## cpu
module cpu 
	(output wire [7:0] address,
	 output wire [7:0] to_memory,
	 output wire write,
	 input wire [7:0] from_memory, 
     input wire clk, reset);
clock: 5.16 ns
lec_check: 0
abc_area: 1
cap_margin: 20
core_margin: 2
core_utilization: 68
cts_cluster_diameter: 393
cts_cluster_size: 94
place_density: 0.38
setup_slack_margin: 1.37
slew_margin: 20
tns_end_percent: 10
run.sh (not shown) runs the stock make flow with config.mk's settings and CLKGATE_MAP_FILE=.
The starting point completed with no timing, DRC or antenna violations.
Rerun with:
Settings changed: ABC_AREA 1 to unset, CORE_UTILIZATION 68 to 66, CTS_CLUSTER_DIAMETER 393 to unset, CTS_CLUSTER_SIZE 94 to unset, PLACE_DENSITY 0.38 to unset, SETUP_SLACK_MARGIN 1.37 to unset, TNS_END_PERCENT 10 to unset.
Clock period 5.16 ns to 4.4 ns, I/O delays scaled along.
Effect: The new run passed the timing, DRC and antenna checks. Worst hold slack improves by 27 ps. Clock skew climbs by 5.0 ps. Via count increases by about 5%. Final area went up by 2.6%. Non-clock buffer count climbs by 11.
Rerun with:
Settings changed: ABC_AREA set to 1, CORE_UTILIZATION 66 to 68.
Clock period 4.4 ns to 5.17 ns, I/O delays scaled along.
Outcome: The new run passed the timing, DRC and antenna checks; count of clock-buffer cells in the layout stays the same; non-clock buffer count shrinks by 13; wire length decreases by 13%; register-to-register slack gains 1500 ps; cell area shrinks by 3.2%; die area is lower by 6.8%; worst hold slack gets worse by 28 ps.
Rerun with:
Settings changed: ABC_AREA 1 to unset, CTS_CLUSTER_SIZE set to 42, SETUP_SLACK_MARGIN set to 0.81, TNS_END_PERCENT set to 5.
Clock period 5.17 ns to 2.84 ns, I/O delays scaled along.
After rerunning:
- This time the run aborted during global routing
- die size is higher by 4.2%
- area after synthesis came out higher by 4.4%
- synthesized cell count falls by 13%

---

Starting RTL as in the previous note.
Settings: LEC_CHECK=0, ABC_AREA=1, CAP_MARGIN=30, CELL_PAD_IN_SITES_GLOBAL_PLACEMENT=1, CORE_ASPECT_RATIO=0.61, CORE_MARGIN=2, CORE_UTILIZATION=45, CTS_CLUSTER_DIAMETER=221, CTS_CLUSTER_SIZE=11, GPL_ROUTABILITY_DRIVEN=0, MIN_ROUTING_LAYER=met2, SETUP_SLACK_MARGIN=1.0, SLEW_MARGIN=20; clock period 8.0 ns.
The baseline stopped in 5_1_grt, error GRT-0116.
Rerun with:
==> flow/config.mk (replaced) <==
export PLATFORM = sky130hd
export DESIGN_NAME = cpu
export DESIGN_NICKNAME = cpu
export VERILOG_FILES = /design/flow/design.v
export SDC_FILE = /design/flow/constraint.sdc
export NUM_CORES = 4
export LEC_CHECK = 0
export CAP_MARGIN = 20
export CELL_PAD_IN_SITES_GLOBAL_PLACEMENT = 2
export CORE_MARGIN = 2
export CORE_UTILIZATION = 40
export CTS_CLUSTER_SIZE = 53
export SLEW_MARGIN = 20
=> Now the flow passed the timing, DRC and antenna checks; synthesized cell count drops by 13%; die area climbs by about 17%; area after synthesis climbs by 4.4%.

---

cpu again, from the RTL that the note above started with.
Design cpu, start of the top module:
module cpu 
	(output wire [7:0] address,
	 output wire [7:0] to_memory,
	 output wire write,
	 input wire [7:0] from_memory, 
     input wire clk, reset);
        wire IR_Load;
    wire MAR_Load;
    wire PC_Load;
    wire PC_Inc;
    wire A_Load;
    wire B_Load;
    wire CCR_Load;
    wire[2:0] ALU_Sel;
    wire[1:0] Bus1_Sel, Bus2_Sel;
    wire[7:0] IR;
    wire[3:0] CCR_Result;
	control_unit ctrl_un0 (
        .IR_Load(IR_Load),
        .MAR_Load(MAR_Load),
        .PC_Load(PC_Load),
        .PC_Inc(PC_Inc),
        .A_Load(A_Load),
        .B_Load(B_Load),
        .CCR_Load(CCR_Load),
        .ALU_Sel(ALU_Sel),
        .Bus1_Sel(Bus1_Sel),
        .Bus2_Sel(Bus2_Sel),
        .write(write),
        .IR(IR),
        .CCR_Result(CCR_Result),
        .Clk(clk),
        .Reset(reset)
	);
	data_path dt_pht0 (
		.address(address),
        .to_memory(to_memory),
        .IR_out(IR),
        .CCR_Result(CCR_Result),
        .from_memory(from_memory),
        .ALU_Sel(ALU_Sel),
        .Bus1_Sel(Bus1_Sel),
        .Bus2_Sel(Bus2_Sel),
        .IR_Load(IR_Load),
        .MAR_Load(MAR_Load),
        .PC_Load(PC_Load),
        .PC_Inc(PC_Inc),
        .A_Load(A_Load),
        .B_Load(B_Load),
        .CCR_Load(CCR_Load),
        .Clk(clk),
        .Reset(reset)
	);
endmodule
Settings: LEC_CHECK=0, ABC_AREA=1, CAP_MARGIN=0, CELL_PAD_IN_SITES_DETAIL_PLACEMENT=0, CORE_ASPECT_RATIO=0.93, CORE_MARGIN=2, CORE_UTILIZATION=72, CTS_CLUSTER_DIAMETER=199, CTS_CLUSTER_SIZE=15, GPL_ROUTABILITY_DRIVEN=0, HOLD_SLACK_MARGIN=0.29, MIN_ROUTING_LAYER=met1, PLACE_DENSITY_LB_ADDON=0.05, SETUP_SLACK_MARGIN=0.29, SLEW_MARGIN=20; clock period 3.09 ns.
Then changed:
- ABC_AREA: 1 -> default
- CAP_MARGIN: 0 -> 20
- CORE_ASPECT_RATIO: 0.93 -> 1.14
- CTS_CLUSTER_DIAMETER: 199 -> 339
- CTS_CLUSTER_SIZE: 15 -> default
- GPL_ROUTABILITY_DRIVEN: 0 -> default
- HOLD_SLACK_MARGIN: 0.29 -> default
- PLACE_DENSITY: default -> 0.59
- PLACE_DENSITY_LB_ADDON: 0.05 -> default
- SETUP_SLACK_MARGIN: 0.29 -> -0.28
- clock period: 3.09 -> 3.77 ns (I/O delays scaled with it)
This time the run completed, yet does not pass: negative setup slack.
Worst setup slack got worse by 230 ps.
Die area climbs by 4.2%.
First-iteration DRC count drops by about 24%.
Area after synthesis climbs by 4.4%.
Wire length climbs by about 4.3%.
Via count drops by about 3%.
Design area drops by 4.2%.

---

== v56 ==
Starting RTL as in the previous note.
clock: 3.09 ns
lec_check: 0
abc_area: 1
cap_margin: 20
cell_pad_in_sites_detail_placement: 0
core_aspect_ratio: 0.93
core_margin: 2
core_utilization: 72
cts_cluster_diameter: 199
cts_cluster_size: 15
gpl_routability_driven: 0
min_routing_layer: met1
place_density_lb_addon: 0.05
setup_slack_margin: 0.29
slew_margin: 20
v56 completed end to end with timing, DRC and antenna clean.
#### Input delta (v9 over v56)
Settings: changing CTS_CLUSTER_DIAMETER from 199 to 339; changing CORE_ASPECT_RATIO from 0.93 to 1.14; removing SETUP_SLACK_MARGIN (formerly 0.29); changing PLACE_DENSITY_LB_ADDON from 0.05 to 0.08; removing GPL_ROUTABILITY_DRIVEN (formerly 0).
==> comparison <==
- Taking v56 as the reference point, the count of clock-buffer cells in the layout of v9 rises by 1.
- v9 vs. v56: critical path depth shrank by 1; multi-input gate share of the layout cell area went up; area of all placed cells without fillers now smaller.
- Non-clock buffer count, v9 and v56: higher on v56
Inputs modified between v9 and v59:
Settings: removing PLACE_DENSITY_LB_ADDON (formerly 0.08); removing ABC_AREA (formerly 1); setting TNS_END_PERCENT to 15 for the first time; changing CTS_CLUSTER_SIZE from 15 to 93; changing CORE_UTILIZATION from 72 to 45; changing CORE_ASPECT_RATIO from 1.14 to 0.5; changing the clock period (ns, I/O delays scaled along) from 3.09 to 8.14.
--- outcome ---
Per the comparison of v59 with v9, met1 usage in global routing decreased 3.8 points; number of nets in the layout now smaller. Area after synthesis grows by a few percent when moving from v9 to v59.
#### Input delta (v17 over v59)
Settings: changing CORE_UTILIZATION from 45 to 67; setting PLACE_DENSITY to 0.41 for the first time; setting SETUP_SLACK_MARGIN to 1.9 for the first time.
==> comparison <==
Per the comparison of v17 with v59, number of distinct standard cells referenced by the synthesized netlist closely matched the old numbers; global-route usage went up by 12 points; area of the placeable core fell by 4600 um2; height of the chip fell 15 um; fill cell total of the finished layout down 630.
Looking at worst setup slack for register-to-register paths across both flows, v17 is the stronger of the two, with v59 trailing.
Summary of the comparison: setup slack of the critical path after layout is lower in v17, relative to v59.
v17 vs. v59: area growth from synthesis to layout went down by 0.73 points.
v17 vs v59, tap cell count went down by 34%.
The run showing the smaller peak per-stage delay on the critical path is v59.
Edits applied to the flow inputs when going from v17 to v46:
Settings: PLACE_DENSITY_LB_ADDON: unset -> 0.28; TNS_END_PERCENT: 15 -> unset; CORE_ASPECT_RATIO: 0.5 -> 1.14; CORE_UTILIZATION: 67 -> 72; PLACE_DENSITY: 0.41 -> unset; SETUP_SLACK_MARGIN: 1.9 -> 0.7; CTS_CLUSTER_SIZE: 93 -> unset; the clock period (ns, I/O delays scaled along): 8.14 -> 4.73.
## What came out
- v46 vs. v17: first-pass GRT wire length went down by about 0.6%.
- Clock network area share was lower in the run labelled v46.
- A busiest layer in global routing of met1 is what v17 shows, while met2 belongs to v46.
- Diff v17 -> v46 | final standard cell area without fillers | increase of 24 um2
- When v46 is measured against v17, its final weighted congestion in routability-driven placement turns out about 0.8% lower.
- Of v46 and v17, v46 shows the higher layout buffering overhead excluding clock cells, with v17 below it.
- Measured against each other, v46 and v17 differ in chip area, the lower figure coming from v46.
- Comparing v46 and v17, the higher wire length is on v17.
- The reg2reg setup slack in v46 was lower than what v17 gave.
Changes in v13 relative to v46:
Settings: clearing PLACE_DENSITY_LB_ADDON, which used to be 0.28; clearing CORE_ASPECT_RATIO, which used to be 1.14; clearing CTS_CLUSTER_DIAMETER, which used to be 339; clearing CELL_PAD_IN_SITES_DETAIL_PLACEMENT, which used to be 0; clearing SETUP_SLACK_MARGIN, which used to be 0.7; clearing MIN_ROUTING_LAYER, which used to be met1; swapping 72 for 40 in CORE_UTILIZATION; swapping 4.73 for 8.0 in the clock period (ns, I/O delays scaled along).
## What came out
met2 wire length in v13 is 4.4% higher than in v46
Relative to v46, buffer-and-inverter tally for the worst setup path increased by 1 in v13.
As far as final design instance area without fill is concerned, v13 and v46 perform about the same.
Cell count along the critical path in v13 is 2 above v46.
Delta(setup slack, v13 - v46) > 0
The number of non-filler instances in the completed layout in v13 was higher than what v46 gave.
v13 vs v46 — wire length climbed by a few percent

---

v45:
cpu again, from the RTL that the note above started with.
export LEC_CHECK = 0
export ABC_AREA = 1
export CAP_MARGIN = 20
export CORE_ASPECT_RATIO = 1.3
export CORE_MARGIN = 2
export CORE_UTILIZATION = 72
export CTS_CLUSTER_DIAMETER = 320
export CTS_CLUSTER_SIZE = 98
export PLACE_DENSITY = 0.35
export SETUP_SLACK_MARGIN = 0.9
export SLEW_MARGIN = 20
export TNS_END_PERCENT = 5
create_clock -name core_clock -period 3.07 [get_ports {clk}]
v45: it failed during global routing (5_1_grt), and the tool reported GRT-0232.
[inputs] v54 vs v45
# v45
export LEC_CHECK = 0
export ABC_AREA = 1
export CAP_MARGIN = 20
export CORE_ASPECT_RATIO = 1.3
export CORE_MARGIN = 2
export CORE_UTILIZATION = 72
export CTS_CLUSTER_DIAMETER = 320
export CTS_CLUSTER_SIZE = 98
export PLACE_DENSITY = 0.35
export SETUP_SLACK_MARGIN = 0.9
export SLEW_MARGIN = 20
export TNS_END_PERCENT = 5
create_clock -name core_clock -period 3.07 [get_ports {clk}]
# v54
export LEC_CHECK = 0
export ABC_AREA = 1
export CAP_MARGIN = 20
export CORE_MARGIN = 2
export CORE_UTILIZATION = 72
export CTS_CLUSTER_SIZE = 89
export PLACE_DENSITY = 0.35
export SETUP_SLACK_MARGIN = 0.92
export SLEW_MARGIN = 20
create_clock -name core_clock -period 3.1 [get_ports {clk}]
==> comparison <==
- Status(v54) = ERROR, stage = global routing (5_1_grt)
- Measured against each other, v54 and v45 differ in placed wire-length estimate after detailed placement, the lower figure coming from v54.
- Delta (v54 minus v45): starting utilization of the core area went down, routability-driven placement congestion ratio went down 10%, number of resized instances in the post-cts repair step up about 40%.
Relative to v54, the following input files were edited for v18:
# v54
export LEC_CHECK = 0
export ABC_AREA = 1
export CAP_MARGIN = 20
export CORE_MARGIN = 2
export CORE_UTILIZATION = 72
export CTS_CLUSTER_SIZE = 89
export PLACE_DENSITY = 0.35
export SETUP_SLACK_MARGIN = 0.92
export SLEW_MARGIN = 20
create_clock -name core_clock -period 3.1 [get_ports {clk}]
# v18
export LEC_CHECK = 0
export CAP_MARGIN = 20
export CORE_MARGIN = 2
export CORE_UTILIZATION = 23
export SLEW_MARGIN = 20
create_clock -name core_clock -period 5.51 [get_ports {clk}]
[summary]
Sort v18 and v54 by number of instances in the synthesized netlist, ascending, and v18 comes first. v18 has completed all stages; timing, DRC and antenna checks passed. v54 -> v18: chip area increased by more than 100%. | mux share of post-synthesis cell area | higher: v18 |. And-or/or-and share of the synthesized area: v18 vs v54 up 16 points.
## Diff of input files: v4 against v18
# v18
export LEC_CHECK = 0
export CAP_MARGIN = 20
export CORE_MARGIN = 2
export CORE_UTILIZATION = 23
export SLEW_MARGIN = 20
create_clock -name core_clock -period 5.51 [get_ports {clk}]
# v4
export LEC_CHECK = 0
export ABC_AREA = 1
export CAP_MARGIN = 20
export CORE_MARGIN = 2
export CORE_UTILIZATION = 72
export PLACE_DENSITY_LB_ADDON = 0.08
export SLEW_MARGIN = 20
create_clock -name core_clock -period 3.1 [get_ports {clk}]
### Flow results
When v4 is measured against v18, its transition at the pin with the smallest max-transition slack turns out 0.16 ns lower. Number of rows in the core area: v4 and v18 compared, lower one is v4. Measured against each other, v4 and v18 differ in cell count after placement, the higher figure coming from v18.

---

cpu again, from the RTL that the note above started with.
clock: 8.0 ns
lec_check: 0
abc_area: 1
cap_margin: 10
cell_pad_in_sites_global_placement: 1
core_aspect_ratio: 0.61
core_margin: 2
core_utilization: 22
cts_cluster_diameter: 216
cts_cluster_size: 11
gpl_routability_driven: 1
gpl_timing_driven: 1
min_routing_layer: met2
place_density_lb_addon: 0.11
setup_slack_margin: 1.0
slew_margin: 20
The starting point reached the layout checks and failed them: design-rule violations.
Rerun with:
==> flow/config.mk (replaced) <==
export PLATFORM = sky130hd
export DESIGN_NAME = cpu
export DESIGN_NICKNAME = cpu
export VERILOG_FILES = /design/flow/design.v
export SDC_FILE = /design/flow/constraint.sdc
export NUM_CORES = 4
export LEC_CHECK = 0
export CAP_MARGIN = 20
export CORE_MARGIN = 2
export CORE_UTILIZATION = 47
export CTS_CLUSTER_DIAMETER = 339
export CTS_CLUSTER_SIZE = 98
export PLACE_DENSITY = 0.39
export SLEW_MARGIN = 15
Outcome: With this change the flow produced a clean layout. Area after synthesis went up by a few percent. Hold slack improved by 0.044 ns. Synthesized cell count went down by roughly a tenth. Clock skew went down by 0.0087 ns. Cell area went down slightly. Worst setup slack got worse by 0.61 ns. Via count went down by a quarter to a third.
Rerun with:
==> flow/config.mk (replaced) <==
export PLATFORM = sky130hd
export DESIGN_NAME = cpu
export DESIGN_NICKNAME = cpu
export VERILOG_FILES = /design/flow/design.v
export SDC_FILE = /design/flow/constraint.sdc
export NUM_CORES = 4
export LEC_CHECK = 0
export ABC_AREA = 1
export CAP_MARGIN = 30
export CORE_MARGIN = 2
export CORE_UTILIZATION = 56
export CTS_CLUSTER_DIAMETER = 221
export SETUP_SLACK_MARGIN = 1.0
export SLEW_MARGIN = 20
The changed run produced a clean layout; area after synthesis decreases by 4.2%; sequential share of layout area increases by 0.57 points; die size decreases by 19%; maximum frequency increases by 17%; worst hold slack loses 0.044 ns; routed wire length decreases by 14%; flip-flop count does not change; cell area decreases by 2.8%; setup slack gains 0.80 ns.
Rerun with:
--- a/flow/config.mk
+++ b/flow/config.mk
@@ -7,8 +7,14 @@
 export LEC_CHECK = 0
 export ABC_AREA = 1
-export CAP_MARGIN = 30
+export CAP_MARGIN = 10
+export CELL_PAD_IN_SITES_GLOBAL_PLACEMENT = 1
+export CORE_ASPECT_RATIO = 0.61
 export CORE_MARGIN = 2
-export CORE_UTILIZATION = 56
+export CORE_UTILIZATION = 45
 export CTS_CLUSTER_DIAMETER = 221
+export CTS_CLUSTER_SIZE = 11
+export GPL_ROUTABILITY_DRIVEN = 1
+export MIN_ROUTING_LAYER = met2
+export PLACE_DENSITY_LB_ADDON = 0.11
 export SETUP_SLACK_MARGIN = 1.0
 export SLEW_MARGIN = 20
This time the run failed in global routing.
Synthesized area stays the same.
Die area climbs by 24%.
Synthesized cell count stays the same.
Rerun with:
==> flow/config.mk (replaced) <==
export PLATFORM = sky130hd
export DESIGN_NAME = cpu
export DESIGN_NICKNAME = cpu
export VERILOG_FILES = /design/flow/design.v
export SDC_FILE = /design/flow/constraint.sdc
export NUM_CORES = 4
export LEC_CHECK = 0
export CAP_MARGIN = 20
export CORE_ASPECT_RATIO = 0.5
export CORE_MARGIN = 2
export CORE_UTILIZATION = 67
export CTS_CLUSTER_DIAMETER = 339
export CTS_CLUSTER_SIZE = 98
export PLACE_DENSITY = 0.39
export SLEW_MARGIN = 15
export TNS_END_PERCENT = 5
=>
- Now the flow produced a clean layout
- area after synthesis went up by 4.4%
- die area went down by 29%
- synthesized cell count went down by 13%
